==> flow/design.v (excerpt) <==
module MOTOR_TOP#(   
    parameter C_AXI_ID_WIDTH       = 4,         
    parameter C_AXI_ADDR_WIDTH     = 16,        
    parameter C_AXI_DATA_WIDTH     = 64,        
    parameter C_AXI_NBURST_SUPPORT = 1'b0,      
    parameter C_AXI_BURST_TYPE     = 2'b00,     
    parameter WATCH_DOG_WIDTH      = 12,         
    parameter C_ADDR_SUMOFFSET     =   32'h0000_1000,
    parameter C_ADDR_MOTOR2ETH     =   32'h0000_0000,       
    parameter C_ADDR_ETH2MOTOR     =   32'hE000_0000    
)(    
    input                               sys_clk,
    input                               sys_rst,
   	output                            	saxi_wready,  
   	input [C_AXI_ID_WIDTH-1:0]        	saxi_wid,     
   	input [C_AXI_ADDR_WIDTH-1:0]      	saxi_waddr,   
   	input [7:0]                       	saxi_wlen,    
   	input [2:0]                       	saxi_wsize,   
   	input [1:0]                       	saxi_wburst,  
  ...
Size: ~350 flip-flops, roughly 18000 um2 of cells after synthesis.
Settings: LEC_CHECK=0, CAP_MARGIN=20, CORE_MARGIN=2, CORE_UTILIZATION=58, SLEW_MARGIN=20; clock period 5.04 ns.
run.sh (not shown) runs the stock make flow with config.mk's settings and CLKGATE_MAP_FILE=.
The baseline ran to the end with no violations.
==> next run, changes <==
Settings changed: CORE_UTILIZATION 58 to 40.
Clock period 5.04 ns to 5.62 ns, I/O delays scaled along.
Global-route usage decreases by 8.2 points.
Cell count is higher by 7.1%.
Via count shrinks by 1.5%.
Total power falls by 2.7%.
Wire length came out higher by 1.9%.
First-iteration DRC count rose by 14%.
Sequential share of layout area goes down by 0.59 points.
Register-to-register slack is better by 0.35 ns.
Worst setup slack improves by 0.14 ns.
==> next run, changes <==
Settings changed: CORE_UTILIZATION 40 to 59.
Clock period 5.62 ns to 11.0 ns, I/O delays scaled along.
The changed run completed with no timing, DRC or antenna violations. Clock power went down by well over a third. Power shrinks by well over a third. Wire length goes down by a few percent.
==> next run, changes <==
Settings changed: CORE_UTILIZATION 59 to 40.
Clock period 11.0 ns to 10.0 ns, I/O delays scaled along.
Effect: Core utilization is lower by 21 points; synthesized area stays the same; worst setup slack gets worse by 0.36 ns; critical path depth stays the same; wire length is higher by a few percent.

========
Starting RTL as in the previous note.
==> flow/config.mk <==
export PLATFORM = sky130hd
export DESIGN_NAME = MOTOR_TOP
export DESIGN_NICKNAME = MOTOR_TOP
export VERILOG_FILES = /design/flow/design.v
export SDC_FILE = /design/flow/constraint.sdc
export NUM_CORES = 4
export LEC_CHECK = 0
export CAP_MARGIN = 20
export CELL_PAD_IN_SITES_GLOBAL_PLACEMENT = 3
export CORE_MARGIN = 2
export CORE_UTILIZATION = 40
export MIN_ROUTING_LAYER = met2
export PLACE_DENSITY = 0.38
export SETUP_SLACK_MARGIN = -0.86
export SLEW_MARGIN = 20
export TNS_END_PERCENT = 55
==> flow/constraint.sdc <==
create_clock -name core_clock -period 10.0 [get_ports {sys_clk}]
set_input_delay 2.0000 -clock core_clock [delete_from_list [all_inputs] [get_ports {sys_clk}]]
set_output_delay 2.0000 -clock core_clock [all_outputs]
set_load 0.01 [all_outputs]
Change:
- CELL_PAD_IN_SITES_GLOBAL_PLACEMENT: 3 -> not set
- CORE_UTILIZATION: 40 -> 54
- MIN_ROUTING_LAYER: met2 -> not set
- PLACE_DENSITY: 0.38 -> not set
- SETUP_SLACK_MARGIN: -0.86 -> not set
- TNS_END_PERCENT: 55 -> not set
- clock period: 10.0 -> 9.95 ns (I/O delays scaled with it)
What happened: The changed run finished with timing, DRC and antenna clean; total power decreases by 4.3%; final area decreases by 1.7%; global-route usage went down by 7.8 points; synthesized area does not change; sequential power stays flat; wire length drops by 15%; non-clock buffer count falls by 6; worst setup slack improves by 0.044 ns; via count came out lower by 28%; clock power shrinks by about 9%; register-to-register slack stays flat.
Change:
- CORE_UTILIZATION: 54 -> 17
- clock period: 9.95 -> 14.8 ns (I/O delays scaled with it)
The changed run finished with timing, DRC and antenna clean.
Wire length climbs by 18%.
Clock power drops by 30%.
Final area climbs by about 6%.
Synthesized cell count stays the same.
First-iteration DRC count climbs by 19%.
Setup slack gets better by 1.2 ns.
Flip-flop count stays the same.
Register-to-register slack gets better by 2.4 ns.
Sequential power drops by 33%.
Die area climbs to 3.1 times its value.
Global-route usage drops by 17 points.
Change:
- CORE_UTILIZATION: 17 -> 71
- PLACE_DENSITY_LB_ADDON: not set -> 0.24
- SETUP_SLACK_MARGIN: not set -> 0.72
- clock period: 14.8 -> 5.04 ns (I/O delays scaled with it)
The changed run finished with timing, DRC and antenna clean.
Cell area decreases by 3.7%.
Non-clock buffer count increases by 46.
Die area decreases by 75%.
Change:
- CORE_UTILIZATION: 71 -> 40
- PLACE_DENSITY_LB_ADDON: 0.24 -> not set
- SETUP_SLACK_MARGIN: 0.72 -> -0.02
- clock period: 5.04 -> 8.67 ns (I/O delays scaled with it)
Register-to-register slack gains 2.1 ns.
Clock power shrinks by 38%.
Sequential power shrinks by 42%.
Power shrinks by 40%.
Global-route usage shrinks by 14 points.
Wire length shrinks by 1.0%.
Design area shrinks by 1.0%.
First-iteration DRC count shrinks by 44%.
Non-clock buffer count shrinks by 46.
Worst setup slack gains 0.54 ns.
Critical path depth does not change.
Power figures rest on the tool's default switching activity, not on a simulated workload.
